### flow/design.v
module PC(
    input [31:0]npc,
    input clk,
    input rst_n,
    input stall_PC,
    output [31:0]pc
);
reg rst_n_reg;
reg [31:0]pc_reg;
assign pc=pc_reg;
always@(posedge clk)
begin
    rst_n_reg<=rst_n;    
end
always@(posedge clk or negedge rst_n)
begin
    if(~rst_n)
    begin
        pc_reg <= 0;
    end
    else if(~rst_n_reg)
    begin
        pc_reg <=0;
    end
    else if(stall_PC)
    begin
        pc_reg<=pc_reg;
    end
    else
    begin
        pc_reg <= npc;
    end
end
endmodule
module NPC(
    input [31:0]pc,
    input [31:0]c,
    input npc_op,
    output [31:0]pc_4,
    output [31:0]npc
);
reg [31:0]pc_4_reg;
reg [31:0]npc_reg;
assign pc_4=pc_4_reg;
assign npc=npc_reg;
always@(*)
begin
    pc_4_reg=pc+4;
end
always@(*)
begin
    case (npc_op)
        1'b0:
        begin
            npc_reg=pc+4;
        end 
        1'b1:
        begin
            npc_reg=c;
        end
        default: npc_reg=pc+4;
    endcase
end
endmodule
module RF(
    input [31:0]wD,
    input rst_n,
    input [4:0]wR,
    input [4:0]rR1,
    input [4:0]rR2,
    input we,
    input clk,
    output [31:0]rD1,
    output [31:0]rD2,
    output wire [31:0]rdata_19
);
reg [31:0]dataReg[31:0];
assign rD1 = (rR1 == 5'b0)?32'b0:dataReg[rR1];
assign rD2 = (rR2 == 5'b0)?32'b0:dataReg[rR2];
assign rdata_19 = dataReg[19];
always @(posedge clk or negedge rst_n) 
begin
    if(!rst_n)
    begin
        dataReg[0]  <= 32'b0;
        dataReg[1]  <= 32'b0;
        dataReg[2]  <= 32'b0;
        dataReg[3]  <= 32'b0;
        dataReg[4]  <= 32'b0;
        dataReg[5]  <= 32'b0;
        dataReg[6]  <= 32'b0;
        dataReg[7]  <= 32'b0;
        dataReg[8]  <= 32'b0;
        dataReg[9]  <= 32'b0;
        dataReg[10] <= 32'b0;
        dataReg[11] <= 32'b0;
        dataReg[12] <= 32'b0;
        dataReg[13] <= 32'b0;
        dataReg[14] <= 32'b0;
        dataReg[15] <= 32'b0;
        dataReg[16] <= 32'b0;
        dataReg[17] <= 32'b0;
        dataReg[18] <= 32'b0;
        dataReg[19] <= 32'b0;
        dataReg[20] <= 32'b0;
        dataReg[21] <= 32'b0;
        dataReg[22] <= 32'b0;
        dataReg[23] <= 32'b0;
        dataReg[24] <= 32'b0;
        dataReg[25] <= 32'b0;
        dataReg[26] <= 32'b0;
        dataReg[27] <= 32'b0;
        dataReg[28] <= 32'b0;
        dataReg[29] <= 32'b0;
        dataReg[30] <= 32'b0;
        dataReg[31] <= 32'b0;
    end
    else if(we && wR<32)
    begin
        dataReg[wR]<=wD;    
    end    
end
endmodule
module SEXT(
    input [24:0]din,
    input [2:0]sext_op,
    output [31:0]ext
);
reg [31:0] ext_reg;
assign ext=ext_reg;
always@(*)
begin
    case (sext_op)
        3'b000: 
        begin
            ext_reg={{20{din[24]}},din[24:13]};
        end
        3'b001: 
        begin
            ext_reg={{20{din[24]}},din[24:18],din[4:0]};
        end
        3'b010: 
        begin
            ext_reg={din[24:5],{12{1'b0}}};
        end
        3'b011: 
        begin
            ext_reg={{12{din[24]}},din[12:5],din[13],din[23:14],1'b0};
        end
        3'b100:
        begin
            ext_reg={{20{din[24]}},din[0],din[23:18],din[4:1],1'b0};
        end
        default: 
            ext_reg={{7{1'b0}},din[24:0]};
    endcase
end
endmodule
module Control(
    input [31:0]inst,
    input breq,
    input brlt,
    output npc_op,
    output rf_we,
    output brun,
    output asel,
    output bsel,
    output [1:0]wbsel,
    output dram_we,
    output [3:0]alu_op,
    output [2:0]sext_op,
    output reg rR1_use,
    output reg rR2_use
);
wire [10:0] op;
reg npc_op_reg;
reg rf_we_reg;
reg asel_reg;
reg bsel_reg;
reg [1:0]wbsel_reg;
reg dram_we_reg;
reg [3:0]alu_op_reg;
reg [2:0]sext_op_reg;
assign npc_op=npc_op_reg;
assign rf_we=rf_we_reg;
assign asel=asel_reg;
assign bsel=bsel_reg;
assign wbsel=wbsel_reg;
assign dram_we=dram_we_reg;
assign alu_op=alu_op_reg;
assign sext_op=sext_op_reg;
assign op = {inst[30],inst[14:12],inst[6:0]};
always@(*)
begin
    case (op)
        11'b00001100111:
        begin
            npc_op_reg=1;
        end
        11'b10001100111:
        begin
            npc_op_reg=1;
        end
        11'b00001100011:
        begin
            if (breq==1) 
            begin
                npc_op_reg=1;    
            end
            else
            begin
                npc_op_reg=0;
            end
        end
        11'b10001100011:
        begin
            if (breq==1) 
            begin
                npc_op_reg=1;    
            end
            else
            begin
                npc_op_reg=0;
            end
        end
        11'b00011100011:
        begin
            if (breq==1) 
            begin
                npc_op_reg=0;    
            end
            else
            begin
                npc_op_reg=1;
            end
        end
        11'b10011100011:
        begin
            if (breq==1) 
            begin
                npc_op_reg=0;    
            end
            else
            begin
                npc_op_reg=1;
            end
        end
        11'b01001100011:
        begin
            if (brlt==1) 
            begin
                npc_op_reg=1;    
            end
            else
            begin
                npc_op_reg=0;
            end
        end
        11'b11001100011:
        begin
            if (brlt==1) 
            begin
                npc_op_reg=1;    
            end
            else
            begin
                npc_op_reg=0;
            end
        end
        11'b01011100011:
        begin
            if (brlt==1) 
            begin
                npc_op_reg=0;    
            end
            else
            begin
                npc_op_reg=1;
            end
        end
        11'b11011100011:
        begin
            if (brlt==1) 
            begin
                npc_op_reg=0;    
            end
            else
            begin
                npc_op_reg=1;
            end
        end
        default:
        begin
            case (op[6:0])
                7'b1101111: 
                begin
                    npc_op_reg=1;
                end
                default: npc_op_reg=0;
            endcase
        end
    endcase
end
always@(*)
begin
    sext_op_reg=0;
    case(op)
        11'b00000110011:
        begin
            alu_op_reg=0;
            rf_we_reg=1;
            asel_reg=1;
            bsel_reg=0;
            dram_we_reg=0;
            wbsel_reg=1;
            rR1_use=1;
            rR2_use=1;
        end
        11'b10000110011:
        begin
            alu_op_reg=1;
            rf_we_reg=1;
            asel_reg=1;
            bsel_reg=0;
            dram_we_reg=0;
            wbsel_reg=1;
            rR1_use=1;
            rR2_use=1;
        end
        11'b01110110011:
        begin
            alu_op_reg=2;
            rf_we_reg=1;
            asel_reg=1;
            bsel_reg=0;
            dram_we_reg=0;
            wbsel_reg=1;
            rR1_use=1;
            rR2_use=1;
        end
        11'b01100110011:
        begin
            alu_op_reg=3;
            rf_we_reg=1;
            asel_reg=1;
            bsel_reg=0;
            dram_we_reg=0;
            wbsel_reg=1;
            rR1_use=1;
            rR2_use=1;
        end
        11'b01000110011:
        begin
            alu_op_reg=4;
            rf_we_reg=1;
            asel_reg=1;
            bsel_reg=0;
            dram_we_reg=0;
            wbsel_reg=1;
            rR1_use=1;
            rR2_use=1;
        end
        11'b00010110011:
        begin
            alu_op_reg=5;
            rf_we_reg=1;
            asel_reg=1;
            bsel_reg=0;
            dram_we_reg=0;
            wbsel_reg=1;
            rR1_use=1;
            rR2_use=1;
        end
        11'b01010110011:
        begin
            alu_op_reg=6;
            rf_we_reg=1;
            asel_reg=1;
            bsel_reg=0;
            dram_we_reg=0;
            wbsel_reg=1;
            rR1_use=1;
            rR2_use=1;
        end
        11'b11010110011:
        begin
            alu_op_reg=7;
            rf_we_reg=1;
            asel_reg=1;
            bsel_reg=0;
            dram_we_reg=0;
            wbsel_reg=1;
            rR1_use=1;
            rR2_use=1;
        end
        11'b00000010011:
        begin
            alu_op_reg=0;
            sext_op_reg=0;
            rf_we_reg=1;
            asel_reg=1;
            bsel_reg=1;
            dram_we_reg=0;
            wbsel_reg=1;
            rR1_use=1;
            rR2_use=0;
        end
        11'b10000010011:
        begin
            alu_op_reg=0;
            sext_op_reg=0;
            rf_we_reg=1;
            asel_reg=1;
            bsel_reg=1;
            dram_we_reg=0;
            wbsel_reg=1;
            rR1_use=1;
            rR2_use=0;
        end
        11'b01110010011:
        begin
            alu_op_reg=2;
            sext_op_reg=0;
            rf_we_reg=1;
            asel_reg=1;
            bsel_reg=1;
            dram_we_reg=0;
            wbsel_reg=1;
            rR1_use=1;
            rR2_use=0;
        end
        11'b11110010011:
        begin
            alu_op_reg=2;
            sext_op_reg=0;
            rf_we_reg=1;
            asel_reg=1;
            bsel_reg=1;
            dram_we_reg=0;
            wbsel_reg=1;
            rR1_use=1;
            rR2_use=0;
        end
        11'b01100010011:
        begin
            alu_op_reg=3;
            sext_op_reg=0;
            rf_we_reg=1;
            asel_reg=1;
            bsel_reg=1;
            dram_we_reg=0;
            wbsel_reg=1;
            rR1_use=1;
            rR2_use=0;
        end
        11'b11100010011:
        begin
            alu_op_reg=3;
            sext_op_reg=0;
            rf_we_reg=1;
            asel_reg=1;
            bsel_reg=1;
            dram_we_reg=0;
            wbsel_reg=1;
            rR1_use=1;
            rR2_use=0;
        end
        11'b01000010011:
        begin
            alu_op_reg=4;
            sext_op_reg=0;
            rf_we_reg=1;
            asel_reg=1;
            bsel_reg=1;
            dram_we_reg=0;
            wbsel_reg=1;
            rR1_use=1;
            rR2_use=0;
        end
        11'b11000010011:
        begin
            alu_op_reg=4;
            sext_op_reg=0;
            rf_we_reg=1;
            asel_reg=1;
            bsel_reg=1;
            dram_we_reg=0;
            wbsel_reg=1;
            rR1_use=1;
            rR2_use=0;
        end
        11'b00010010011:
        begin
            alu_op_reg=5;
            sext_op_reg=0;
            rf_we_reg=1;
            asel_reg=1;
            bsel_reg=1;
            dram_we_reg=0;
            wbsel_reg=1;
            rR1_use=1;
            rR2_use=0;
        end
        11'b01010010011:
        begin
            alu_op_reg=6;
            sext_op_reg=0;
            rf_we_reg=1;
            asel_reg=1;
            bsel_reg=1;
            dram_we_reg=0;
            wbsel_reg=1;
            rR1_use=1;
            rR2_use=0;
        end
        11'b11010010011:
        begin
            alu_op_reg=7;
            sext_op_reg=0;
            rf_we_reg=1;
            asel_reg=1;
            bsel_reg=1;
            dram_we_reg=0;
            wbsel_reg=1;
            rR1_use=1;
            rR2_use=0;
        end
        11'b00100000011:
        begin
            alu_op_reg=0;
            sext_op_reg=0;
            rf_we_reg=1;
            asel_reg=1;
            bsel_reg=1;
            dram_we_reg=0;
            wbsel_reg=2;
            rR1_use=1;
            rR2_use=0;
        end
        11'b10100000011:
        begin
            alu_op_reg=0;
            sext_op_reg=0;
            rf_we_reg=1;
            asel_reg=1;
            bsel_reg=1;
            dram_we_reg=0;
            wbsel_reg=2;
            rR1_use=1;
            rR2_use=0;
        end
        11'b00001100111:
        begin
            alu_op_reg=0;
            sext_op_reg=0;
            rf_we_reg=1;
            asel_reg=1;
            bsel_reg=1;
            dram_we_reg=0;
            wbsel_reg=0;
            rR1_use=1;
            rR2_use=0;
        end
        11'b10001100111:
        begin
            alu_op_reg=0;
            sext_op_reg=0;
            rf_we_reg=1;
            asel_reg=1;
            bsel_reg=1;
            dram_we_reg=0;
            wbsel_reg=0;
            rR1_use=1;
            rR2_use=0;
        end
        11'b00100100011:
        begin
            alu_op_reg=0;
            sext_op_reg=1;
            rf_we_reg=0;
            asel_reg=1;
            bsel_reg=1;
            dram_we_reg=1;
            wbsel_reg=1;
            rR1_use=1;
            rR2_use=1;
        end
        11'b10100100011:
        begin
            alu_op_reg=0;
            sext_op_reg=1;
            rf_we_reg=0;
            asel_reg=1;
            bsel_reg=1;
            dram_we_reg=1;
            wbsel_reg=1;
            rR1_use=1;
            rR2_use=1;
        end
        11'b00001100011:
        begin
            alu_op_reg=0;
            sext_op_reg=4;
            rf_we_reg=0;
            asel_reg=0;
            bsel_reg=1;
            dram_we_reg=0;
            wbsel_reg=1;
            rR1_use=1;
            rR2_use=1;
        end
        11'b10001100011:
        begin
            alu_op_reg=0;
            sext_op_reg=4;
            rf_we_reg=0;
            asel_reg=0;
            bsel_reg=1;
            dram_we_reg=0;
            wbsel_reg=1;
            rR1_use=1;
            rR2_use=1;
        end
        11'b00011100011:
        begin
            alu_op_reg=0;
            sext_op_reg=4;
            rf_we_reg=0;
            asel_reg=0;
            bsel_reg=1;
            dram_we_reg=0;
            wbsel_reg=1;
            rR1_use=1;
            rR2_use=1;
        end
        11'b10011100011:
        begin
            alu_op_reg=0;
            sext_op_reg=4;
            rf_we_reg=0;
            asel_reg=0;
            bsel_reg=1;
            dram_we_reg=0;
            wbsel_reg=1;
            rR1_use=1;
            rR2_use=1;
        end
        11'b01001100011:
        begin
            alu_op_reg=0;
            sext_op_reg=4;
            rf_we_reg=0;
            asel_reg=0;
            bsel_reg=1;
            dram_we_reg=0;
            wbsel_reg=1;
            rR1_use=1;
            rR2_use=1;
        end
        11'b11001100011:
        begin
            alu_op_reg=0;
            sext_op_reg=4;
            rf_we_reg=0;
            asel_reg=0;
            bsel_reg=1;
            dram_we_reg=0;
            wbsel_reg=1;
            rR1_use=1;
            rR2_use=1;
        end
        11'b01011100011:
        begin
            alu_op_reg=0;
            sext_op_reg=4;
            rf_we_reg=0;
            asel_reg=0;
            bsel_reg=1;
            dram_we_reg=0;
            wbsel_reg=1;
            rR1_use=1;
            rR2_use=1;
        end
        11'b11011100011:
        begin
            alu_op_reg=0;
            sext_op_reg=4;
            rf_we_reg=0;
            asel_reg=0;
            bsel_reg=1;
            dram_we_reg=0;
            wbsel_reg=1;
            rR1_use=1;
            rR2_use=1;
        end
        default:
        begin
            case (op[6:0])
                7'b0110111: 
                begin
                    alu_op_reg=8;
                    sext_op_reg=2;
                    rf_we_reg=1;
                    asel_reg=0;
                    bsel_reg=1;
                    dram_we_reg=0;
                    wbsel_reg=1;
                    rR1_use=0;
                    rR2_use=0;
                end
                7'b1101111: 
                begin
                    alu_op_reg=0;
                    sext_op_reg=3;
                    rf_we_reg=1;
                    asel_reg=0;
                    bsel_reg=1;
                    dram_we_reg=0;
                    wbsel_reg=0;
                    rR1_use=0;
                    rR2_use=0;
                end
                default:
                begin
                    alu_op_reg=15;
                    sext_op_reg=0;
                    rf_we_reg=0;
                    asel_reg=1;
                    bsel_reg=0;
                    dram_we_reg=0;
                    wbsel_reg=1;
                    rR1_use=0;
                    rR2_use=0;
                end
            endcase
        end
    endcase
end
endmodule
module BC(
    input [31:0]a,
    input [31:0]b,
    input BrUn,
    output BrEq,
    output BrLt
);
reg BrEq_reg;
reg BrLt_reg;
assign BrEq = BrEq_reg;
assign BrLt = BrLt_reg;
always@(*)
begin
    if(a==b)
    begin
        BrEq_reg = 1;
        BrLt_reg = 0;
    end
    else if($signed(a)<$signed(b))
    begin
        BrLt_reg = 1;
        BrEq_reg = 0;
    end
    else
    begin
        BrEq_reg = 0;
        BrLt_reg = 0;
    end
end
endmodule
module ALU(
    input [31:0]a,
    input [31:0]b,
    input [3:0]op,
    output [31:0]c
);
reg [31:0]c_reg;
wire [4:0] shift;
assign c=c_reg;
assign shift = b[4:0];
always@(*)
begin
    case(op)
        4'b0000:
        begin
            c_reg=a+b;
        end
        4'b0001:
        begin
            c_reg=a-b;
        end
        4'b0010:
        begin
            c_reg=a&b;
        end
        4'b0011:
        begin
            c_reg=a|b;
        end
        4'b0100:
        begin
            c_reg=a^b;
        end
        4'b0101:
        begin
            case(shift)
                5'd00: c_reg = a;
                5'd01: c_reg = a << 01;
                5'd02: c_reg = a << 02;
                5'd03: c_reg = a << 03;
                5'd04: c_reg = a << 04;
                5'd05: c_reg = a << 05;
                5'd06: c_reg = a << 06;
                5'd07: c_reg = a << 07;
                5'd08: c_reg = a << 08;
                5'd09: c_reg = a << 09;
                5'd10: c_reg = a << 10;
                5'd11: c_reg = a << 11;
                5'd12: c_reg = a << 12;
                5'd13: c_reg = a << 13;
                5'd14: c_reg = a << 14;
                5'd15: c_reg = a << 15;
                5'd16: c_reg = a << 16;
                5'd17: c_reg = a << 17;
                5'd18: c_reg = a << 18;
                5'd19: c_reg = a << 19;
                5'd20: c_reg = a << 20;
                5'd21: c_reg = a << 21;
                5'd22: c_reg = a << 22;
                5'd23: c_reg = a << 23;
                5'd24: c_reg = a << 24;
                5'd25: c_reg = a << 25;
                5'd26: c_reg = a << 26;
                5'd27: c_reg = a << 27;
                5'd28: c_reg = a << 28;
                5'd29: c_reg = a << 29;
                5'd30: c_reg = a << 30;
                5'd31: c_reg = a << 31;
                default: c_reg = a;
            endcase
        end
        4'b0110:
        begin
            case(shift)
                5'd00: c_reg = a;
                5'd01: c_reg = a >> 01;
                5'd02: c_reg = a >> 02;
                5'd03: c_reg = a >> 03;
                5'd04: c_reg = a >> 04;
                5'd05: c_reg = a >> 05;
                5'd06: c_reg = a >> 06;
                5'd07: c_reg = a >> 07;
                5'd08: c_reg = a >> 08;
                5'd09: c_reg = a >> 09;
                5'd10: c_reg = a >> 10;
                5'd11: c_reg = a >> 11;
                5'd12: c_reg = a >> 12;
                5'd13: c_reg = a >> 13;
                5'd14: c_reg = a >> 14;
                5'd15: c_reg = a >> 15;
                5'd16: c_reg = a >> 16;
                5'd17: c_reg = a >> 17;
                5'd18: c_reg = a >> 18;
                5'd19: c_reg = a >> 19;
                5'd20: c_reg = a >> 20;
                5'd21: c_reg = a >> 21;
                5'd22: c_reg = a >> 22;
                5'd23: c_reg = a >> 23;
                5'd24: c_reg = a >> 24;
                5'd25: c_reg = a >> 25;
                5'd26: c_reg = a >> 26;
                5'd27: c_reg = a >> 27;
                5'd28: c_reg = a >> 28;
                5'd29: c_reg = a >> 29;
                5'd30: c_reg = a >> 30;
                5'd31: c_reg = a >> 31;
                default: c_reg = a;
            endcase
        end
        4'b0111:
        begin
            case(shift)
                5'd00: c_reg = a;
                5'd01: c_reg = $signed(a) >>> 01;
                5'd02: c_reg = $signed(a) >>> 02;
                5'd03: c_reg = $signed(a) >>> 03;
                5'd04: c_reg = $signed(a) >>> 04;
                5'd05: c_reg = $signed(a) >>> 05;
                5'd06: c_reg = $signed(a) >>> 06;
                5'd07: c_reg = $signed(a) >>> 07;
                5'd08: c_reg = $signed(a) >>> 08;
                5'd09: c_reg = $signed(a) >>> 09;
                5'd10: c_reg = $signed(a) >>> 10;
                5'd11: c_reg = $signed(a) >>> 11;
                5'd12: c_reg = $signed(a) >>> 12;
                5'd13: c_reg = $signed(a) >>> 13;
                5'd14: c_reg = $signed(a) >>> 14;
                5'd15: c_reg = $signed(a) >>> 15;
                5'd16: c_reg = $signed(a) >>> 16;
                5'd17: c_reg = $signed(a) >>> 17;
                5'd18: c_reg = $signed(a) >>> 18;
                5'd19: c_reg = $signed(a) >>> 19;
                5'd20: c_reg = $signed(a) >>> 20;
                5'd21: c_reg = $signed(a) >>> 21;
                5'd22: c_reg = $signed(a) >>> 22;
                5'd23: c_reg = $signed(a) >>> 23;
                5'd24: c_reg = $signed(a) >>> 24;
                5'd25: c_reg = $signed(a) >>> 25;
                5'd26: c_reg = $signed(a) >>> 26;
                5'd27: c_reg = $signed(a) >>> 27;
                5'd28: c_reg = $signed(a) >>> 28;
                5'd29: c_reg = $signed(a) >>> 29;
                5'd30: c_reg = $signed(a) >>> 30;
                5'd31: c_reg = $signed(a) >>> 31;
                default: c_reg = a;
            endcase
        end
        4'b1000:
        begin
            c_reg=b;
        end
        default:c_reg=a;
    endcase
end
endmodule
module hazard_ctrl(
    input   [4:0] wR_EX,
    input   [4:0] wR_MEM,
    input   [4:0] wR_WB,
    input   rf_we_EX,
    input   rf_we_MEM,
    input   rf_we_WB,
    input   [4:0] rR1_ID,
    input   [4:0] rR2_ID,
    input   rR1_use,
    input   rR2_use,
    input   [31:0] pc4_EX,
    input   [31:0] c_EX,
    input   [31:0] wD_MEM,
    input   [31:0] wD_WB,
    input   [1:0] WBsel_EX,
    input   npc_op_EX,
    output  reg [31:0] rD1_fw,
    output  reg [31:0] rD2_fw,
    output  rD1_fw_op,
    output  rD2_fw_op,
    output  reg stall_PC,
    output  reg stall_IF_ID,
    output  reg flush_IF_ID,
    output  reg flush_ID_EX
);
wire [31:0] wD_EX = (WBsel_EX==0)?pc4_EX:c_EX;
wire r1_wb_hazard_EX,r1_wb_hazard_MEM,r1_wb_hazard_WB;
wire r2_wb_hazard_EX,r2_wb_hazard_MEM,r2_wb_hazard_WB;
assign rD1_fw_op=((r1_wb_hazard_EX&(WBsel_EX!=1))|r1_wb_hazard_MEM|r1_wb_hazard_WB);
assign rD2_fw_op=((r2_wb_hazard_EX&(WBsel_EX!=1))|r2_wb_hazard_MEM|r2_wb_hazard_WB);
assign r1_wb_hazard_EX = ((wR_EX==rR1_ID)&rf_we_EX&rR1_use&(wR_EX!=5'b0));
assign r1_wb_hazard_MEM= ((wR_MEM==rR1_ID)&rf_we_MEM&rR1_use&(wR_MEM!=5'b0));
assign r1_wb_hazard_WB = ((wR_WB==rR1_ID)&rf_we_WB&rR1_use&(wR_WB!=5'b0));
assign r2_wb_hazard_EX = ((wR_EX==rR2_ID)&rf_we_EX&rR2_use&(wR_EX!=5'b0));
assign r2_wb_hazard_MEM= ((wR_MEM==rR2_ID)&rf_we_MEM&rR2_use&(wR_MEM!=5'b0));
assign r2_wb_hazard_WB = ((wR_WB==rR2_ID)&rf_we_WB&rR2_use&(wR_WB!=5'b0));
always@(*)
begin
    if(r1_wb_hazard_EX) rD1_fw=wD_EX;
    else if(r1_wb_hazard_MEM) rD1_fw=wD_MEM;
    else if(r1_wb_hazard_WB) rD1_fw=wD_WB;
    else    rD1_fw=0;
end
always@(*)
begin
    if(r2_wb_hazard_EX) rD2_fw=wD_EX;
    else if(r2_wb_hazard_MEM) rD2_fw=wD_MEM;
    else if(r2_wb_hazard_WB) rD2_fw=wD_WB;
    else    rD2_fw=0;
end
wire load_hazard = ((r1_wb_hazard_EX | r2_wb_hazard_EX)&(WBsel_EX==1));
always@(*)
begin
    if(load_hazard) stall_PC=1;
    else    stall_PC=0;
end
always@(*)
begin
    if(load_hazard) stall_IF_ID=1;
    else    stall_IF_ID=0;
end
wire ctrl_hazard = npc_op_EX;
always@(*)
begin
    if(ctrl_hazard) flush_IF_ID=1;
    else    flush_IF_ID=0;
end
always@(*)
begin
    if(ctrl_hazard) flush_ID_EX=1;
    else if(load_hazard)    flush_ID_EX=1;
    else    flush_ID_EX=0;
end
endmodule
module Reg_IF_ID(
    input   clk,
    input   rst_n,
    input   [31:0]inst_IF,
    input   [31:0]pc_IF,
    input   [31:0]pc4_IF,
    input   stall_IF_ID,
    input   flush_IF_ID,
    output  reg [31:0]inst_ID,
    output  reg [31:0]pc_ID,
    output  reg [31:0]pc4_ID
);
always@(posedge clk or negedge rst_n)
begin
    if(~rst_n)
    begin
        inst_ID<=0;
    end
    else if(flush_IF_ID)
    begin
        inst_ID<=0;
    end
    else if(stall_IF_ID)
    begin
        inst_ID<=inst_ID;
    end
    else
    begin
        inst_ID<=inst_IF;
    end
end
always@(posedge clk or negedge rst_n)
begin
    if(~rst_n)
    begin
        pc_ID<=0;
    end
    else if(flush_IF_ID)
    begin
        pc_ID<=0;
    end
    else if(stall_IF_ID)
    begin
        pc_ID<=pc_ID;
    end
    else
    begin
        pc_ID<=pc_IF;
    end
end
always@(posedge clk or negedge rst_n)
begin
    if(~rst_n)
    begin
        pc4_ID<=0;
    end
    else if(flush_IF_ID)
    begin
        pc4_ID<=0;
    end
    else if(stall_IF_ID)
    begin
        pc4_ID<=pc4_ID;
    end
    else
    begin
        pc4_ID<=pc4_IF;
    end
end
endmodule
module Reg_ID_EX(
    input   clk,
    input   rst_n,
    input   [31:0]pc_ID,
    input   [31:0]pc4_ID,
    input   [31:0]rD1_ID,
    input   [31:0]rD2_ID,
    input   [31:0]ext_ID,
    input   [4:0]wR_ID,
    input   Bsel_ID,
    input   Asel_ID,
    input   [3:0]Alu_op_ID,
    input   RF_we_ID,
    input   Dram_we_ID,
    input   [1:0]WBsel_ID,
    input   npc_op_ID,
    input   flush_ID_EX,
    input   [31:0]rD1_fw,
    input   [31:0]rD2_fw,
    input   rD1_fw_op,
    input   rD2_fw_op,
    output  reg [31:0]pc_EX,
    output  reg [31:0]pc4_EX,
    output  reg [31:0]rD1_EX,
    output  reg [31:0]rD2_EX,
    output  reg [31:0]ext_EX,
    output  reg [4:0]wR_EX,
    output  reg Bsel_EX,
    output  reg Asel_EX,
    output  reg [3:0]Alu_op_EX,
    output  reg RF_we_EX,
    output  reg Dram_we_EX,
    output  reg [1:0]WBsel_EX,
    output  reg npc_op_EX
);
always@(posedge clk or negedge rst_n)
begin
    if(~rst_n)
    begin
        npc_op_EX<=0;
    end
    else
    begin
        npc_op_EX<=npc_op_ID;
    end
end
always@(posedge clk or negedge rst_n)
begin
    if(~rst_n)
    begin
        WBsel_EX<=0;
    end
    else if(flush_ID_EX)
    begin
        WBsel_EX<=0;
    end
    else
    begin
        WBsel_EX<=WBsel_ID;
    end
end
always@(posedge clk or negedge rst_n)
begin
    if(~rst_n)
    begin
        Dram_we_EX<=0;
    end
    else if(flush_ID_EX)
    begin
        Dram_we_EX<=0;
    end
    else
    begin
        Dram_we_EX<=Dram_we_ID;
    end
end
always@(posedge clk or negedge rst_n)
begin
    if(~rst_n)
    begin
        RF_we_EX<=0;
    end
    else if(flush_ID_EX)
    begin
        RF_we_EX<=0;
    end
    else
    begin
        RF_we_EX<=RF_we_ID;
    end
end
always@(posedge clk or negedge rst_n)
begin
    if(~rst_n)
    begin
        Alu_op_EX<=0;
    end
    else if(flush_ID_EX)
    begin
        Alu_op_EX<=0;
    end
    else
    begin
        Alu_op_EX<=Alu_op_ID;
    end
end
always@(posedge clk or negedge rst_n)
begin
    if(~rst_n)
    begin
        Asel_EX<=0;
    end
    else
    begin
        Asel_EX<=Asel_ID;
    end
end
always@(posedge clk or negedge rst_n)
begin
    if(~rst_n)
    begin
        Bsel_EX<=0;
    end
    else
    begin
        Bsel_EX<=Bsel_ID;
    end
end
always@(posedge clk or negedge rst_n)
begin
    if(~rst_n)
    begin
        wR_EX<=0;
    end
    else
    begin
        wR_EX<=wR_ID;
    end
end
always@(posedge clk or negedge rst_n)
begin
    if(~rst_n)
    begin
        pc_EX<=0;
    end
    else
    begin
        pc_EX<=pc_ID;
    end
end
always@(posedge clk or negedge rst_n)
begin
    if(~rst_n)
    begin
        pc4_EX<=0;
    end
    else
    begin
        pc4_EX<=pc4_ID;
    end
end
always@(posedge clk or negedge rst_n)
begin
    if(~rst_n)
    begin
        rD1_EX<=0;
    end
    else if(rD1_fw_op)
    begin
        rD1_EX<=rD1_fw;
    end
    else
    begin
        rD1_EX<=rD1_ID;
    end
end
always@(posedge clk or negedge rst_n)
begin
    if(~rst_n)
    begin
        rD2_EX<=0;
    end
    else if(rD2_fw_op)
    begin
        rD2_EX<=rD2_fw;
    end
    else
    begin
        rD2_EX<=rD2_ID;
    end
end
always@(posedge clk or negedge rst_n)
begin
    if(~rst_n)
    begin
        ext_EX<=0;
    end
    else
    begin
        ext_EX<=ext_ID;
    end
end
endmodule
module Reg_EX_MEM(
    input   clk,
    input   rst_n,
    input   [31:0]pc4_EX,
    input   [31:0]c_EX,
    input   [31:0]rD2_EX,
    input   [4:0]wR_EX,
    input   RF_we_EX,
    input   Dram_we_EX,
    input   [1:0]WBsel_EX,
    output  reg [31:0] pc4_MEM,
    output  reg [31:0] c_MEM,
    output  reg [31:0] rD2_MEM,
    output  reg [4:0] wR_MEM,
    output  reg RF_we_MEM,
    output  reg Dram_we_MEM,
    output  reg [1:0] WBsel_MEM
);
always@(posedge clk or negedge rst_n)
begin
    if(~rst_n)
    begin
        rD2_MEM<=0;
    end
    else
    begin
        rD2_MEM<=rD2_EX;
    end
end
always@(posedge clk or negedge rst_n)
begin
    if(~rst_n)
    begin
        pc4_MEM<=0;
    end
    else
    begin
        pc4_MEM<=pc4_EX;
    end
end
always@(posedge clk or negedge rst_n)
begin
    if(~rst_n)
    begin
        c_MEM<=0;
    end
    else
    begin
        c_MEM<=c_EX;
    end
end
always@(posedge clk or negedge rst_n)
begin
    if(~rst_n)
    begin
        wR_MEM<=0;
    end
    else
    begin
        wR_MEM<=wR_EX;
    end
end
always@(posedge clk or negedge rst_n)
begin
    if(~rst_n)
    begin
        RF_we_MEM<=0;
    end
    else
    begin
        RF_we_MEM<=RF_we_EX;
    end
end
always@(posedge clk or negedge rst_n)
begin
    if(~rst_n)
    begin
        Dram_we_MEM<=0;
    end
    else
    begin
        Dram_we_MEM<=Dram_we_EX;
    end
end
always@(posedge clk or negedge rst_n)
begin
    if(~rst_n)
    begin
        WBsel_MEM<=0;
    end
    else
    begin
        WBsel_MEM<=WBsel_EX;
    end
end
endmodule
module Reg_MEM_WB(
    input   clk,
    input   rst_n,
    input   [31:0]RF_wd_MEM,
    input   [4:0]wR_MEM,
    input   RF_we_MEM,
    output  reg [31:0] RF_wd_WB,
    output  reg [4:0] wR_WB,
    output  reg RF_we_WB
);
always@(posedge clk or negedge rst_n)
begin
    if(~rst_n)
    begin
        RF_wd_WB<=0;
    end
    else
    begin
        RF_wd_WB<=RF_wd_MEM;
    end
end
always@(posedge clk or negedge rst_n)
begin
    if(~rst_n)
    begin
        wR_WB<=0;
    end
    else
    begin
        wR_WB<=wR_MEM;
    end
end
always@(posedge clk or negedge rst_n)
begin
    if(~rst_n)
    begin
        RF_we_WB<=0;
    end
    else
    begin
        RF_we_WB<=RF_we_MEM;
    end
end
endmodule
module cpu_top(
    input wire clk,
    input wire rst_n,
    input wire [31:0] rData,
    input wire [31:0] inst,
    output wire [31:0] pc,
    output wire [31:0] display,
    output wire [31:0] addr,
    output wire [31:0] wData,
    output wire wen,
    output wire [31:0] rdata_19
);
wire [31:0] rdata_19_out;
assign rdata_19 = rdata_19_out;
assign display = inst;
wire [31:0] npc;
wire npc_op;
wire [31:0] pc_4;
wire [2:0] sext_op;
wire [31:0] ext;
wire rf_we;
wire [31:0] regData_1;
wire [31:0] regData_2;
wire [31:0] regData_wb;
wire brun;
wire breq;
wire brlt;
wire bsel;
wire asel;
wire [31:0] alu_a;
wire [31:0] alu_b;
wire [31:0] alu_c;
wire [3:0] alu_op;
wire dram_we;
wire [31:0] dram_rd;
wire [1:0] wbsel;
assign alu_a = (Asel_EX_con==1)?rD1_EX_con:pc_EX_con;
assign alu_b = (Bsel_EX_con==1)?ext_EX_con:rD2_EX_con;
assign regData_wb = (WBsel_MEM_con==0)?pc4_MEM_con:((WBsel_MEM_con==1)?c_MEM_con:dram_rd);
assign addr=c_MEM_con;
assign wData=rD2_MEM_con;
assign wen = Dram_we_MEM_con;
assign dram_rd=rData;
wire [31:0]inst_ID_con;
wire [31:0]pc_ID_con,pc_EX_con;
wire [31:0]pc4_ID_con,pc4_EX_con,pc4_MEM_con;
wire [31:0]rD1_EX_con,rD2_EX_con,rD2_MEM_con;
wire [31:0]ext_EX_con;
wire [4:0]wR_EX_con,wR_MEM_con,wR_WB_con;
wire Asel_EX_con,Bsel_EX_con;
wire [3:0]Alu_op_EX_con;
wire RF_we_EX_con,RF_we_MEM_con,RF_we_WB_con;
wire Dram_we_EX_con,Dram_we_MEM_con;
wire [1:0]WBsel_EX_con,WBsel_MEM_con;
wire [31:0]c_MEM_con;
wire [31:0]RF_wd_WB_con;
wire [31:0]rD1_fw_con,rD2_fw_con;
wire stall_PC_con,stall_IF_ID_con;
wire flush_IF_ID_con,flush_ID_EX_con;
wire rD1_fw_op_con,rD2_fw_op_con;
wire rR1_use_con,rR2_use_con;
wire npc_op_EX_con;
hazard_ctrl U_hazard_ctrl(
    .wR_EX(wR_EX_con),
    .wR_MEM(wR_MEM_con),
    .wR_WB(wR_WB_con),
    .rf_we_EX(RF_we_EX_con),
    .rf_we_MEM(RF_we_MEM_con),
    .rf_we_WB(RF_we_WB_con),
    .rR1_ID(inst_ID_con[19:15]),
    .rR2_ID(inst_ID_con[24:20]),
    .pc4_EX(pc4_EX_con),
    .c_EX(alu_c),
    .wD_MEM(regData_wb),
    .wD_WB(RF_wd_WB_con),
    .WBsel_EX(WBsel_EX_con),
    .npc_op_EX(npc_op_EX_con),
    .rR1_use(rR1_use_con),
    .rR2_use(rR2_use_con),
    .rD1_fw(rD1_fw_con),
    .rD2_fw(rD2_fw_con),
    .rD1_fw_op(rD1_fw_op_con),
    .rD2_fw_op(rD2_fw_op_con),
    .stall_PC(stall_PC_con),
    .stall_IF_ID(stall_IF_ID_con),
    .flush_IF_ID(flush_IF_ID_con),
    .flush_ID_EX(flush_ID_EX_con)
);
NPC npcImpl(
    .pc(pc),
    .c(alu_c),
    .npc_op(npc_op_EX_con),
    .pc_4(pc_4),
    .npc(npc)
);
PC pcImpl(
    .pc(pc),
    .clk(clk),
    .rst_n(rst_n),
    .stall_PC(stall_PC_con),
    .npc(npc)
);
Reg_IF_ID U_Reg_IF_ID(
    .clk(clk),
    .rst_n(rst_n),
    .inst_IF(inst),
    .pc_IF(pc),
    .pc4_IF(pc_4),
    .stall_IF_ID(stall_IF_ID_con),
    .flush_IF_ID(flush_IF_ID_con),
    .inst_ID(inst_ID_con),
    .pc_ID(pc_ID_con),
    .pc4_ID(pc4_ID_con)
);
RF rfImpl(
    .wD(RF_wd_WB_con),
    .wR(wR_WB_con),
    .rR1(inst_ID_con[19:15]),
    .rR2(inst_ID_con[24:20]),
    .we(RF_we_WB_con),
    .clk(clk),
    .rst_n(rst_n),
    .rD1(regData_1),
    .rD2(regData_2),
    .rdata_19(rdata_19_out)
);
SEXT sextImpl(
    .din(inst_ID_con[31:7]),
    .sext_op(sext_op),
    .ext(ext)
);
Reg_ID_EX U_Reg_ID_EX(
    .clk(clk),
    .rst_n(rst_n),
    .pc_ID(pc_ID_con),
    .pc4_ID(pc4_ID_con),
    .rD1_ID(regData_1),
    .rD2_ID(regData_2),
    .ext_ID(ext),
    .wR_ID(inst_ID_con[11:7]),
    .Bsel_ID(bsel),
    .Asel_ID(asel),
    .Alu_op_ID(alu_op),
    .RF_we_ID(rf_we),
    .Dram_we_ID(dram_we),
    .WBsel_ID(wbsel),
    .npc_op_ID(npc_op),
    .flush_ID_EX(flush_ID_EX_con),
    .rD1_fw(rD1_fw_con),
    .rD2_fw(rD2_fw_con),
    .rD1_fw_op(rD1_fw_op_con),
    .rD2_fw_op(rD2_fw_op_con),
    .npc_op_EX(npc_op_EX_con),
    .pc_EX(pc_EX_con),
    .pc4_EX(pc4_EX_con),
    .rD1_EX(rD1_EX_con),
    .rD2_EX(rD2_EX_con),
    .ext_EX(ext_EX_con),
    .wR_EX(wR_EX_con),
    .Bsel_EX(Bsel_EX_con),
    .Asel_EX(Asel_EX_con),
    .Alu_op_EX(Alu_op_EX_con),
    .RF_we_EX(RF_we_EX_con),
    .Dram_we_EX(Dram_we_EX_con),
    .WBsel_EX(WBsel_EX_con)
);
BC bcImpl(
    .a(regData_1),
    .b(regData_2),
    .BrUn(brun),
    .BrEq(breq),
    .BrLt(brlt)
);
ALU aluImpl(
    .a(alu_a),
    .b(alu_b),
    .op(Alu_op_EX_con),
    .c(alu_c)
);
Reg_EX_MEM U_Reg_EX_MEM(
    .clk(clk),
    .rst_n(rst_n),
    .pc4_EX(pc4_EX_con),
    .c_EX(alu_c),
    .rD2_EX(rD2_EX_con),
    .wR_EX(wR_EX_con),
    .RF_we_EX(RF_we_EX_con),
    .Dram_we_EX(Dram_we_EX_con),
    .WBsel_EX(WBsel_EX_con),
    .pc4_MEM(pc4_MEM_con),
    .c_MEM(c_MEM_con),
    .rD2_MEM(rD2_MEM_con),
    .wR_MEM(wR_MEM_con),
    .RF_we_MEM(RF_we_MEM_con),
    .Dram_we_MEM(Dram_we_MEM_con),
    .WBsel_MEM(WBsel_MEM_con)
);
Reg_MEM_WB U_Reg_MEM_WB(
    .clk(clk),
    .rst_n(rst_n),
    .RF_wd_MEM(regData_wb),
    .wR_MEM(wR_MEM_con),
    .RF_we_MEM(RF_we_MEM_con),
    .RF_wd_WB(RF_wd_WB_con),
    .wR_WB(wR_WB_con),
    .RF_we_WB(RF_we_WB_con)
);
Control controlImpl(
    .inst(inst_ID_con),
    .breq(breq),
    .brlt(brlt),
    .npc_op(npc_op),
    .rf_we(rf_we),
    .brun(brun),
    .asel(asel),
    .bsel(bsel),
    .wbsel(wbsel),
    .dram_we(dram_we),
    .alu_op(alu_op),
    .sext_op(sext_op),
    .rR1_use(rR1_use_con),
    .rR2_use(rR2_use_con)
);
endmodule
### flow/run.sh
#!/bin/bash
# the make line also repeats each setting of config.mk as NAME=value (left out here)
make -C /OpenROAD-flow-scripts/flow DESIGN_CONFIG=/design/flow/config.mk WORK_HOME=/design/flow/orfs CLKGATE_MAP_FILE= finish
### flow/config.mk
export PLATFORM = sky130hd
export DESIGN_NAME = cpu_top
export DESIGN_NICKNAME = cpu_top
export VERILOG_FILES = /design/flow/design.v
export SDC_FILE = /design/flow/constraint.sdc
export NUM_CORES = 4
export LEC_CHECK = 0
export ABC_AREA = 1
export CAP_MARGIN = 40
export CELL_PAD_IN_SITES_DETAIL_PLACEMENT = 2
export CELL_PAD_IN_SITES_GLOBAL_PLACEMENT = 2
export CORE_MARGIN = 2
export CORE_UTILIZATION = 40
export CTS_CLUSTER_DIAMETER = 27
export GPL_ROUTABILITY_DRIVEN = 1
export GPL_TIMING_DRIVEN = 0
export HOLD_SLACK_MARGIN = -0.05
export MAX_ROUTING_LAYER = met5
export PLACE_DENSITY_LB_ADDON = 0.17
export SETUP_SLACK_MARGIN = 1.02
export SLEW_MARGIN = 0
export TNS_END_PERCENT = 35
### flow/constraint.sdc
create_clock -name core_clock -period 6.51 [get_ports {clk}]
set_input_delay 1.3020 -clock core_clock [delete_from_list [all_inputs] [get_ports {clk}]]
set_output_delay 1.3020 -clock core_clock [all_outputs]
set_load 0.01 [all_outputs]
==> design notes, run 1 <==
The tally of buffers added on design ports works out to 226. Counting every instance in the synthesized netlist gives 11026. After Yosys synthesis, XOR and XNOR cells account for 0.575% of the synthesized area. The tools report the last stage the flow got to as clock tree synthesis (4_1_cts). The register bit total from synthesis was 1441. The mux contribution to synthesized area is 0%, and the horizontal die dimension is 458 um. The sequential-to-total area share from yosys stat is 43.8%. The placement row count was 166; the core region area was 0.205 mm2. The floorplan step defined a die boundary enclosing 0.209 mm2. The global placer's final weighted congestion is 1.22, and the proportion of register bits with asynchronous set or reset after synthesis is 99.9%. Among all flip-flop cells after synthesis, the most frequent one is sky130_fd_sc_hd__dfrtp_1.

Of the total synthesized cell area, the portion taken by AND, OR, NAND and NOR gates is 25.8%. After Yosys synthesis, full adders, half adders and majority gates account for 2.05% of the synthesized area. The detailed placer reported the number of placed instances as 14204. For this design the top-level I/O count stands at 227. For this run, the chip area from Yosys synthesis comes to 0.0823 mm2. The first error in the log reads "[ERROR DPL-0033] detailed placement checks failed during check placement".

With the average size of a mapped cell at 7.47 um2, the height of the chip is 458 um. After synthesis, the largest family of logic cells by area is simple AND/OR/NAND/NOR gates. By count the netlist is led by sky130_fd_sc_hd__nand2_1, sky130_fd_sc_hd__o21ai_0, sky130_fd_sc_hd__dfrtp_1. The main area contributors are sky130_fd_sc_hd__dfrtp_1, sky130_fd_sc_hd__nand2_1, sky130_fd_sc_hd__o21ai_0.

Yosys cell count: 11026. Per the post-synthesis report, the nets total 11226. The run stopped with a tool error.

For this run, the number of Yosys warnings is 13. The cell taking the most area after synthesis is sky130_fd_sc_hd__dfrtp_1. The run gives -0.854 ns as the setup slack after placement. The initial cell density of the core was 40.2%; the post-synthesis share of cell area spent on and-or and or-and gates was 19.5%. After synthesis the cells add up to 0.0823 mm2. The number of different library cells used by synthesis comes to 74.

The number of flops mapped to enable cells by yosys is 0. For the placed wire-length estimate, the log shows 513 mm. The area share of the leading cell type in the synthesized netlist works out to 43.7%.

The leading cell type by number of instances after synthesis was sky130_fd_sc_hd__nand2_1.
per-stage QoR:
step / utilization, % / instance area, um2 / hold WS (ns)
after detailed placement: 44.5 / 91100 / 0.341
after global placement: 43.0 / 87900 / 0.332
after floorplan: - / 82300 / 0.331
==> run 2: changes to the inputs <==
Settings changed: CAP_MARGIN 40 to 20, CELL_PAD_IN_SITES_DETAIL_PLACEMENT 2 to default, GPL_ROUTABILITY_DRIVEN 1 to default, GPL_TIMING_DRIVEN 0 to default, MAX_ROUTING_LAYER met5 to met4, PLACE_DENSITY_LB_ADDON 0.17 to default, SETUP_SLACK_MARGIN 1.02 to default, SLEW_MARGIN 0 to 20, TNS_END_PERCENT 35 to default.
Clock period 6.51 ns to 8.5 ns, I/O delays scaled along.
==> design notes, run 2 <==
Summing every instance area after synthesis gives 0.0823 mm2. The run gives 227 as the top-level port count. The power report attributes to the combinational group a share of 7.3%.

For this run, the register share of the synthesized area comes to 43.8%. The stage-log warning count came out at 90. With the net count entering floorplan at 11226, the adder and majority gate portion of the synthesized area is 2.05%. The average size of a mapped cell was 7.47 um2. The maximum fanout count along the critical path came out at 19. With the H-tree depth at 5, the instance count along the most critical hold path is 0. After layout, the worst path uses 82.6% of the clock period. The worst hold path begins at U_Reg_ID_EX.Dram_we_EX$_DFF_PN0_.

CTS placed an instance of sky130_fd_sc_hd__clkbuf_16 at the clock tree root. After synthesis, the most frequently instantiated cells are sky130_fd_sc_hd__nand2_1, sky130_fd_sc_hd__o21ai_0, sky130_fd_sc_hd__dfrtp_1. In this run, power in the clock network comes to 15400 uW. The overall global routing resource usage is 50.7%. Across all checked pins, the minimum headroom to the slew limit is 13.0%.

Static timing analysis puts the maximum clock frequency at 142 MHz. The number of stages on the worst setup path came out at 19. The mux contribution to synthesized area was 0%.

Post-synthesis share of cell area spent on and-or and or-and gates: 19.5%. TritonCTS built the clock tree. The cell taking the most area after synthesis was sky130_fd_sc_hd__dfrtp_1. The largest part of the power goes to the clock network. Mean routed wirelength per cell: 36.9 um.

The combinational family with the most area after synthesis was simple AND/OR/NAND/NOR gates. Ranked by total cell area, the synthesized netlist is headed by sky130_fd_sc_hd__dfrtp_1, sky130_fd_sc_hd__nand2_1, sky130_fd_sc_hd__o21ai_0. The power report shows net switching accounting for 25.1% of the total. The first global-routing pass estimated 719 mm of wire. The switching power is 6100 uW. The placement row count came out at 166. The run gives 0.0399 mm2 as the logic area.

For reference, the final report shows the max-slew violation count at 0. In this run the full chip footprint comes out at 0.209 mm2. The run gives 29.4% for the relative contribution of sequential cells to total power. The tools report the clock latency reported for the late side of the worst-skew pair as 1.00 ns. The tools report the number of global-route vias before repair as 86933.

The count of mapped cells out of synthesis was 11026; the number of design-rule violations left by the first detailed-router iteration was 14453. With the chip area estimate from yosys synthesis at 0.0823 mm2, the height of the chip is 458 um. Number of max-cap violations: 0. Category of the critical setup timing path: flip-flop to flip-flop. The run gives 7130 uW as the sequential power. The run gives 18200 uW as the internal power of the cells. The initial antenna violation count was 39; the number of nets in the final layout was 11413. Routability-driven placement finished with a final weighted congestion of 1.10.

Number of buffers on the longest clock path: 4. The yosys cell count was 11026. The beginning of the critical path was U_Reg_IF_ID.inst_ID[24]$_DFFE_PN0P_.

Counting flops with a built-in enable in the synthesized netlist gives 0. Register bit total from synthesis: 1441. The tools report the capturing element type of the critical path as a flip-flop. The number of hold-repair buffers added at the cts stage was 0; the final setup violation count was 0. The run finished with no timing, DRC or antenna violations. Detailed placement finished with a half-perimeter wire length of 368 mm. The worst path in the final design needs a cycle of 7.02 ns, including I/O delays and setup. The post-CTS repair timing setup buffer count was 0; the final-layout worst hold slack was 0.355 ns.

Once detail routing completed, the nets flagged for antenna violations numbered 0. The destination of the critical timing path is U_Reg_ID_EX.npc_op_EX$_DFF_PN0_. The clock drives 1441 sinks. Endpoint of the worst-slack reg-to-reg timing path: U_Reg_ID_EX.npc_op_EX$_DFF_PN0_. Register clock-pin slew on the reported worst setup and hold paths: 0.04 ns. For this block, the via count after detailed routing is 91711. The commonest register cell is sky130_fd_sc_hd__dfrtp_1. The run gives 40.2% for the initial cell density of the core. Register area: 0.0361 mm2.

The horizontal die dimension reported for this design is 458 um. The required time at the worst endpoint is listed as 9.27 ns. The area added between synthesis and finish was 23.3%; the setup slack of the most critical reg-to-reg path was 1.48 ns. Sum of negative setup slack: 0 ns.

The gate family responsible for the most delay along the worst path is simple AND/OR/NAND/NOR gates. The wire length recorded after detailed routing is 526 mm. The warning tally printed by Yosys for this design is 13. Setup repair after global routing left no endpoint under its margin. Between clock sinks in the finished design, the worst skew comes to 0.0887 ns.

IR analysis of the VDD net gives a maximum drop of 0.000208 V. Together, buffers and inverters on the worst path number 5. After filler insertion, the fill cell instance count of the layout stands at 19814. STA puts the critical path data arrival time at 7.79 ns.

The area share of the leading cell type in the synthesized netlist was 43.7%. TritonRoute reported its final design rule violation total as 0. The proportion of register bits with asynchronous set or reset after synthesis is 99.9%. Standard cell with the maximum stage delay on the critical path: sky130_fd_sc_hd__clkinv_1.

Buffers placed on the I/O ports in this run total 226. The leading cell type by number of instances after synthesis is sky130_fd_sc_hd__nand2_1. The total combinational power was 1770 uW; the number of iterations in the first detailed-routing pass was 9. Dividing total power by cell area gives a power density of 239 mW/mm2. The largest stage delay on the critical path is 1.05 ns.

With the transition time of the tightest slew-check pin at 1.29 ns, the xor and xnor area share after synthesis is 0.575%. Entering global routing, the biggest net connects 166 pins. Per the TritonCTS log, the buffer count is 392. In this run, the synthesized area fraction spent on and/or/nand/nor cells is recorded as 25.8%. The clock network accounts for 63.3% of the total power. The number of cells on the worst reg-to-reg path is 19. The static leakage is 0.0454 uW.

The run gives 0.205 mm2 as the core region area. The end point of the most critical hold path is U_Reg_EX_MEM.Dram_we_MEM$_DFF_PN0_. The cell with the most instances on the worst path is sky130_fd_sc_hd__nand4_1.

Gates resized during post-CTS repair numbered 0. The run gives 74 for the count of cell types in the netlist. Counting endpoints that fail hold in the final report gives 0. For this run, the detailed router reports a per-instance via density of 6.44.

The tools report the global route total overflow as 0. Launch instance of the worst register-to-register path: U_Reg_IF_ID.inst_ID[24]$_DFFE_PN0P_. Note that the worst hold path type here is flip-flop to flip-flop. The critical path startpoint category was a flip-flop. The critical path goes through inv_2 > nand2_1 > buf_4 > clkinv_1 > a221oi_1 > nor3b_1 > nand4_1 > and2_1 > inv_1 > ha_1 > nand2_1 > nor2_1 > nand4_1 > nor4_1 > nand3_1 > nand3_1 > o21ai_0 > inv_1 > nand4_1.
run 2: layer usage:
layer / vias up / track usage, % / wire, um
met1: 44438 / 56.7 / 182000
met3: 2231 / 13.6 / 56500
li1: 37872 / - / -
met5: - / - / 0
met2: 7170 / 72.6 / 223000
met4: 0 / 49.2 / 64200
run 2: stage by stage:
stage	setup slack, ns	util (%)	cells	power [uW]	area (um2)
5_1_grt	1.56	49.6	14224	24700	101000
6_report	1.48	49.6	14235	24300	101000
2_1_floorplan	4.33	-	11026	7930	82300
4_1_cts	1.91	49.5	14200	24200	101000
3_3_place_gp	2.02	42.8	13499	8890	87500
3_5_place_dp	1.96	42.8	13503	8890	87600
run 2: layout make-up:
type,count,share of cell area (%)
repair buffers,586,5.05
inverters,859,3.19
clock buffers,514,10.9
diodes,31,0.0765
flip-flops and latches,1441,35.5
well taps,2688,3.31
multi-input cells,7933,39.3
clock inverters,183,2.59
==> run 3: changes to the inputs <==
Settings changed: ABC_AREA 1 to 0, CAP_MARGIN 20 to 35, CELL_PAD_IN_SITES_DETAIL_PLACEMENT from default to 0, CELL_PAD_IN_SITES_GLOBAL_PLACEMENT 2 to default, CORE_UTILIZATION 40 to 72, CTS_CLUSTER_DIAMETER 27 to 342, CTS_CLUSTER_SIZE from default to 15, GPL_ROUTABILITY_DRIVEN from default to 0, HOLD_SLACK_MARGIN -0.05 to default, MAX_ROUTING_LAYER met4 to met5, PLACE_DENSITY_LB_ADDON from default to 0.06, SETUP_SLACK_MARGIN from default to 1.03, SLEW_MARGIN 20 to 40.
Clock period 8.5 ns to 7.89 ns, I/O delays scaled along.
==> design notes, run 3 <==
Most instantiated flip-flop cell in the synthesis netlist: sky130_fd_sc_hd__dfrtp_1. Count of mapped cells out of synthesis: 7772. The average size of a mapped cell was 10.3 um2; the core region area was 0.111 mm2. In this run the cell area of the synthesized design comes to 0.0802 mm2. The die is 338 um wide.

With the placement row count at 122, the number of gates resized after CTS is 0. After Yosys synthesis, XOR and XNOR cells account for 1.04% of the synthesized area. By count the netlist is led by sky130_fd_sc_hd__dfrtp_1, sky130_fd_sc_hd__mux2_2, sky130_fd_sc_hd__a22oi_1. After synthesis, the largest family of logic cells by area is AND-OR/OR-AND gates. During I/O placement, the number of pins put on the boundary was 227.

The cell sitting at the root of the clock tree is a sky130_fd_sc_hd__clkbuf_16. For this run, the number of Yosys warnings is 13. Mux contribution to synthesized area: 15.6%. In this run the vertical extent of the chip is 338 um. The run gives 7772 as the yosys cell count. The tools report the clock sink count as 1441. The post-CTS repair timing setup buffer count is 0.

The total clock buffers created by CTS is 106. The post-CTS hold buffer count recorded in the log is 0. During placement, the flow inserted port buffers numbering 226. The cell taking the most area after synthesis was sky130_fd_sc_hd__dfrtp_1.

The register bit total from synthesis works out to 1441. For reference, the top cells by area after synthesis are sky130_fd_sc_hd__dfrtp_1, sky130_fd_sc_hd__mux2_2, sky130_fd_sc_hd__a22oi_1. The run stopped with a tool error.

Number of instances in the placed design: 9009. The run gives 2.10% for the adder and majority gate portion of the synthesized area. sky130_fd_sc_hd__dfrtp_1 is the most common cell in the netlist. The synthesized netlist contains 112 unique library cells. The post-detailed-placement cell area was 0.0849 mm2; the initial cell density of the core was 72.5%. Per the synthesis report, the simple-gate share of the synthesized area is 9.72%. The flow halted during global routing (5_1_grt). The post-synthesis share of cell area spent on and-or and or-and gates is 21.9%. Note, the detailed placer reported a final HPWL of 250 mm.

The proportion of register bits with asynchronous set or reset after synthesis is 99.9%, and the net count entering floorplan is 7972. Looking at the clock tree report, the maximum root-to-sink buffer count equals 3. The run gives 0.0802 mm2 as the chip area estimate from yosys synthesis. Global routing finished with a remaining overflow of 391. The number of flops mapped to enable cells by yosys was 0. The overall die area came out at 0.114 mm2. Summing the sequential cell areas from Yosys gives 45.0% of the chip area. The overall global routing resource usage is 77.6%. The H-tree was split into 3 levels. The first error in the log reads "[ERROR GRT-0116] Global routing finished with congestion. Check the congestion regions in the DRC Viewer". The top cell type by area accounts for 44.9% of the synthesized area. The run gives 1.52 ns for the setup slack after placement.
[run 3: per-layer routing]
layer	global-route usage [%]	GRT overflow
met1	79.6	39
met2	89.5	161
met3	67.9	37
met4	70.6	146
met5	42.7	8
[run 3: per-stage QoR]
| step | hold slack, ns | utilization, % |
|---|---|---|
| 2_1_floorplan | 0.331 | - |
| 3_3_place_gp | 0.335 | 76.2 |
| 3_5_place_dp | 0.337 | 76.8 |
| 4_1_cts | 0.352 | 79.5 |
==> run 4: changes to the inputs <==
Settings changed: ABC_AREA 0 to default, CAP_MARGIN 35 to 20, CELL_PAD_IN_SITES_DETAIL_PLACEMENT 0 to default, CORE_UTILIZATION 72 to 58, CTS_CLUSTER_DIAMETER 342 to default, CTS_CLUSTER_SIZE 15 to default, GPL_ROUTABILITY_DRIVEN 0 to default, MAX_ROUTING_LAYER met5 to default, PLACE_DENSITY_LB_ADDON 0.06 to 0.03, SETUP_SLACK_MARGIN 1.03 to 1.28, SLEW_MARGIN 40 to 20, TNS_END_PERCENT from default to 5.
Clock period 7.89 ns to 4.34 ns, I/O delays scaled along.
==> design notes, run 4 <==
The horizontal die dimension is 376 um, and the placed wire-length estimate is 343 mm. At floorplan, the net count of the design was reported as 7972. The yosys cell count is 7772. Clock tree synthesis found a total of 1441 sinks. The number of flops mapped to enable cells by yosys was 0; the overall global routing resource usage was 83.5%. The tools report the number of instances in the placed design as 10552.

The run gives 44.9% for the area share of the leading cell type in the synthesized netlist. Per the OpenROAD floorplan log, the height of the die is 376 um. Yosys attributes the largest share of cell area to sky130_fd_sc_hd__dfrtp_1, sky130_fd_sc_hd__mux2_2, sky130_fd_sc_hd__a22oi_1. Counting instances in the post-synthesis netlist gives the leading cell types as sky130_fd_sc_hd__dfrtp_1, sky130_fd_sc_hd__mux2_2, sky130_fd_sc_hd__a22oi_1.

With the adder and majority gate portion of the synthesized area at 2.10%, the synthesis warning total is 13. With the chip area estimate from yosys synthesis at 0.0802 mm2, the mux contribution to synthesized area is 15.6%. The count of mapped cells out of synthesis was 7772; the number of buffers on the longest clock path was 3. After global routing the overflow that remains totals 800. Summing the areas of all xor and xnor instances in the mapped netlist gives 1.04% of the synthesized area. The run stopped with a tool error.

Input and output buffers added on the ports amount to 226. Of all flip-flops after synthesis, the portion carrying an async set or reset was 99.9%. Most instantiated flip-flop cell in the synthesis netlist: sky130_fd_sc_hd__dfrtp_1.

Looking at the clock tree report, the root buffer type is sky130_fd_sc_hd__clkbuf_16. Combinational family with the most area after synthesis: AND-OR/OR-AND gates. Hold repair after CTS inserted 0 buffers. Logged for this run, the post-placement worst setup slack is -0.610 ns.

Sorting the Yosys area breakdown by cell type puts at the top sky130_fd_sc_hd__dfrtp_1. Pin placement for this block handled 227 I/O pins. After synthesis the netlist holds a flip-flop and latch count of 1441. The average size of a mapped cell was 10.3 um2; the total clock buffers created by CTS was 149.

Synthesis instantiated 112 different standard cells from the library. In the floorplan report the effective utilization is 58.4%. The sequential-to-total area share from yosys stat was 45.0%.

Summing the areas of all compound-gate instances in the mapped netlist gives 21.9% of the synthesized area. The overall die area is 0.141 mm2. In this run the number of H-tree levels came out at 4. The tool reported: "[ERROR GRT-0116] Global routing finished with congestion. Check the congestion regions in the DRC Viewer". The logs give 136 for the placement row count and 1.27 for the global placer's final weighted congestion.

Leading cell type by number of instances after synthesis: sky130_fd_sc_hd__dfrtp_1. The flow halted during global routing (5_1_grt). The synthesized netlist occupies a cell area of 0.0802 mm2.

Of the total synthesized cell area, the portion taken by AND, OR, NAND and NOR gates is 9.72%. The core region area is 0.137 mm2.
-- run 4: through the flow --
| stage | area, um2 | hold slack [ns] |
|---|---|---|
| 3_3_place_gp | 96500 | 0.353 |
| 2_1_floorplan | 80400 | 0.331 |
| 4_1_cts | 104000 | 0.0252 |
| 3_5_place_dp | 96500 | 0.354 |
-- run 4: routing by layer --
layer  overflow  global-route usage [%]
met1         27                    83.8
met5          7                    42.5
met2        373                    95.0
met4        355                    82.6
met3         38                    74.1
-- run 4: what timing repair did --
| action | CTS |
|---|---|
| gates resized | 319 |
| setup buffers | 107 |
| gates cloned | 2 |
| endpoints found under the setup margin | 236 |
| pin swaps | 121 |
==> run 5: changes to the inputs <==
Settings changed: ABC_AREA from default to 0, CAP_MARGIN 20 to 35, CELL_PAD_IN_SITES_DETAIL_PLACEMENT from default to 2, CORE_UTILIZATION 58 to 31, HOLD_SLACK_MARGIN from default to 0.09, MAX_ROUTING_LAYER from default to met5, PLACE_DENSITY_LB_ADDON 0.03 to 0.23, SETUP_SLACK_MARGIN 1.28 to -0.96, TNS_END_PERCENT 5 to default.
Clock period 4.34 ns to 12.7 ns, I/O delays scaled along.
==> design notes, run 5 <==
At the later pin of the worst-skew pair, clock insertion delay measures 0.89 ns. Per the post-synthesis report, the number of cells in the design is 7772. Setup repair after global routing left no endpoint under its margin.

The final layout reports a setup TNS of 0 ns. The global route total overflow was 0. Summed over all combinational cells, the power is 1170 uW. The post-CTS repair timing setup buffer count was 0; the tally of buffers added on design ports was 226.

STA classifies the critical path startpoint as a flip-flop. The final weighted congestion recorded by global placement is 1.02. STA lists the startpoint of the worst register-to-register path as U_Reg_ID_EX.Bsel_EX$_DFF_PN0_. For the chip area estimate from yosys synthesis, the log shows 0.0802 mm2. The worst hold-check path type was flip-flop to flip-flop. The run gives 0.06 ns for the register clock-pin slew on the reported worst setup and hold paths. The internal power of the cells totals 7940 uW. For reference, compound AND-OR and OR-AND cells occupy 21.9% of the area reported after synthesis. Walking the critical path from launch to capture passes 19 cell instances. The register bit total from synthesis came out at 1441. By instance count, the cell type seen most on the critical path is sky130_fd_sc_hd__a21oi_1.

Sequential power: 4790 uW. The clock tree synthesis step divided the H-tree into 4 levels. In the log, the iteration count for the first detailed-route pass is 10.

Checking max transition, the worst relative margin is 23.5%. Total count of hold-check failures in the final report: 0. Of all cell types, the one taking the most synthesized area is sky130_fd_sc_hd__dfrtp_1.

The initial antenna violation count came out at 27. The switching power is 3190 uW. The layout report lists the combined flip-flop and latch area as 0.0361 mm2.

The startpoint identified for the worst hold timing path is U_Reg_ID_EX.Dram_we_EX$_DFF_PN0_. The number of gates resized after CTS was 0. For the placement row count, the log shows 186.

In this run the layout overhead on the synthesized area is reported as 16.8%. The logic area is 0.0413 mm2, and the power per unit of standard cell area is 119 mW/mm2. The timing report attributes the biggest portion of critical-path delay to AND-OR/OR-AND gates.

The final setup violation count was 0; the area share of the leading cell type in the synthesized netlist was 44.9%. The adder and majority gate portion of the synthesized area was 2.10%. On the worst path, the slowest cell contributes a delay of 0.81 ns. The relative contribution of sequential cells to total power came out at 43.0%. Summing the areas of all and, or, nand and nor instances in the mapped netlist gives 9.72% of the synthesized area. After floorplanning, the die was sized to cover 0.263 mm2. In this run the vertical extent of the chip is 513 um.

Global routing consumed, over all layers together, 38.3% of the routing resources. The tree is rooted in a sky130_fd_sc_hd__clkbuf_16. The combinational cell fraction of total power is 10.5%.

STA lists the endpoint of the worst register-to-register path as U_Reg_ID_EX.rD2_EX[16]$_DFF_PN0_. Before placement the cells fill 31.2% of the core. For the clock network fraction of total power, the log shows 46.5%. For this run, the post-layout net count is 7954. Per the timing report, the biggest fanout along the worst path comes to 42. For reference, the critical path cell chain is buf_4 > buf_4 > mux2i_4 > inv_4 > nor3_2 > nor4b_2 > a21oi_1 > xnor2_1 > ha_1 > and4_1 > and4_1 > a2111oi_1 > a21oi_1 > or3_1 > a31oi_1 > a21oi_1 > o21ai_1 > nor2_1 > o41a_1.

The worst setup path is captured at a flip-flop. Sorting the synthesis cell report by count puts at the top sky130_fd_sc_hd__dfrtp_1. Across all register-to-register paths, the minimum setup slack is 5.64 ns.

Per the synthesis report, the XOR/XNOR share of the synthesized area is 1.04%. Dividing the detail-routed wire length by the instance count gives 45.9 um. The pre-CTS setup check shows a worst slack of 5.73 ns. The detailed router finished its first iteration with 14027 violations. The run gives 710 mm as the first-pass GRT wire length.

By area, the combinational part of the netlist is dominated by AND-OR/OR-AND gates. The data arrival time reported for the critical path is 7.78 ns. With the top-level port count at 227, the mux contribution to synthesized area is 15.6%.

The shortest period the worst path allows works out to 7.06 ns. The most instantiated flip-flop cell in the synthesis netlist was sky130_fd_sc_hd__dfrtp_1. The post-synth count of flops with an enable pin is 0.

The wire-length estimate of the detail-placed layout is 331 mm. The average size of a mapped cell works out to 10.3 um2. Entering global routing, the biggest net connects 162 pins. The number of nets handed over by synthesis was 7972. The category of the critical setup timing path was flip-flop to flip-flop.

For reference, the top cells by count after synthesis are sky130_fd_sc_hd__dfrtp_1, sky130_fd_sc_hd__mux2_2, sky130_fd_sc_hd__a22oi_1. Summed over all cells, the static leakage comes to 0.0411 uW. The run gives 0.0802 mm2 for the netlist area before placement. Summing over every cut layer, the via total after detailed routing is 81123. In this run the VDD rail shows a maximum IR drop of 0.000166 V.

Buffers inserted to repair hold after CTS numbered 0. The final count of pins violating max slew came out at 0. The tools report the beginning of the critical path as U_Reg_ID_EX.Bsel_EX$_DFF_PN0_. Among all stages on the critical path, the largest delay is contributed by sky130_fd_sc_hd__a2111oi_1.

Looking at the max-slew report, the worst-margin pin has a slew of 1.15 ns. After layout, the worst setup slack is 5.64 ns. After synthesis, the cell types taking the most area are sky130_fd_sc_hd__dfrtp_1, sky130_fd_sc_hd__mux2_2, sky130_fd_sc_hd__a22oi_1.

For the final database, setup skew stands at 0.0834 ns. In the hold report, the worst path ends at U_Reg_EX_MEM.Dram_we_MEM$_DFF_PN0_. The wire length recorded after detailed routing is 519 mm. The clock network power reported by the tool is 5180 uW. The instance count along the most critical hold path was 0. The count of cell types in the netlist came out at 112. The run finished with no timing, DRC or antenna violations. The horizontal die dimension works out to 513 um. Counting cells, the worst reg-to-reg path comes to 19. Clock tree synthesis found a total of 1441 sinks.

The core region area is 0.257 mm2. The worst path buffer plus inverter count was 3. The run gives 7.18 for the via density per instance. TritonCTS built the clock tree. The detail route stage leaves a number of antenna-violating nets equal to 0. For the synthesis warning total, the log shows 13.

The tools report the sequential-to-total area share from yosys stat as 45.0%. The stage-log warning count is 92, and the number of max-cap violations is 0. Per the detail_route report, DRC violations left total 0. The run gives 3 as the number of buffers on the longest clock path.

For the number of global-route vias before repair, the log shows 82929. Of all power groups, the one with the highest power is the clock network. For the count of fill cells added during filler insertion, the log shows 27031. Yosys reported that registers with async set or reset make up 99.9%. The fraction of the cycle the final worst path needs came out at 55.6%.

The required time at the endpoint of the critical path is 13.42 ns. In this run the worst setup path terminates at U_Reg_ID_EX.rD2_EX[16]$_DFF_PN0_. The flow reports an fmax of 142 MHz. In this run switching power makes up 28.7% of total power. Buffers inserted during clock tree synthesis total 160. Yosys stat counts 7772 cells in the synthesized netlist.
[run 5: per-layer routing]
layer / wire [um] / global-route usage, %
met1: 191000 / 46.7
met2: 214000 / 54.9
met3: 65700 / 14.4
met4: 47700 / 28.2
met5: 144 / 0
[run 5: final cells by class]
type / instances / area share (%)
diodes: 28 / 0.0748
clock buffers: 228 / 4.91
clock inverters: 63 / 1.22
inverters: 103 / 0.418
multi-input cells: 5430 / 44.1
flip-flops and latches: 1441 / 38.5
well taps: 3384 / 4.52
repair buffers: 618 / 6.28
[run 5: stage by stage]
step                util (%)  total power [uW]  std cells  instance area, um2  hold slack (ns)
CTS                     36.3             11100      11248               93400            0.363
floorplan                  -              5320       7772               80200            0.331
detailed placement      34.1              5960      10957               87600            0.354
finish                  36.5             11100      11295               93700            0.357
global placement        33.7              5920      10895               86600            0.350
global route            36.4             11400      11273               93600            0.368
No activity file was given, so power comes from the tool's default toggle rates.
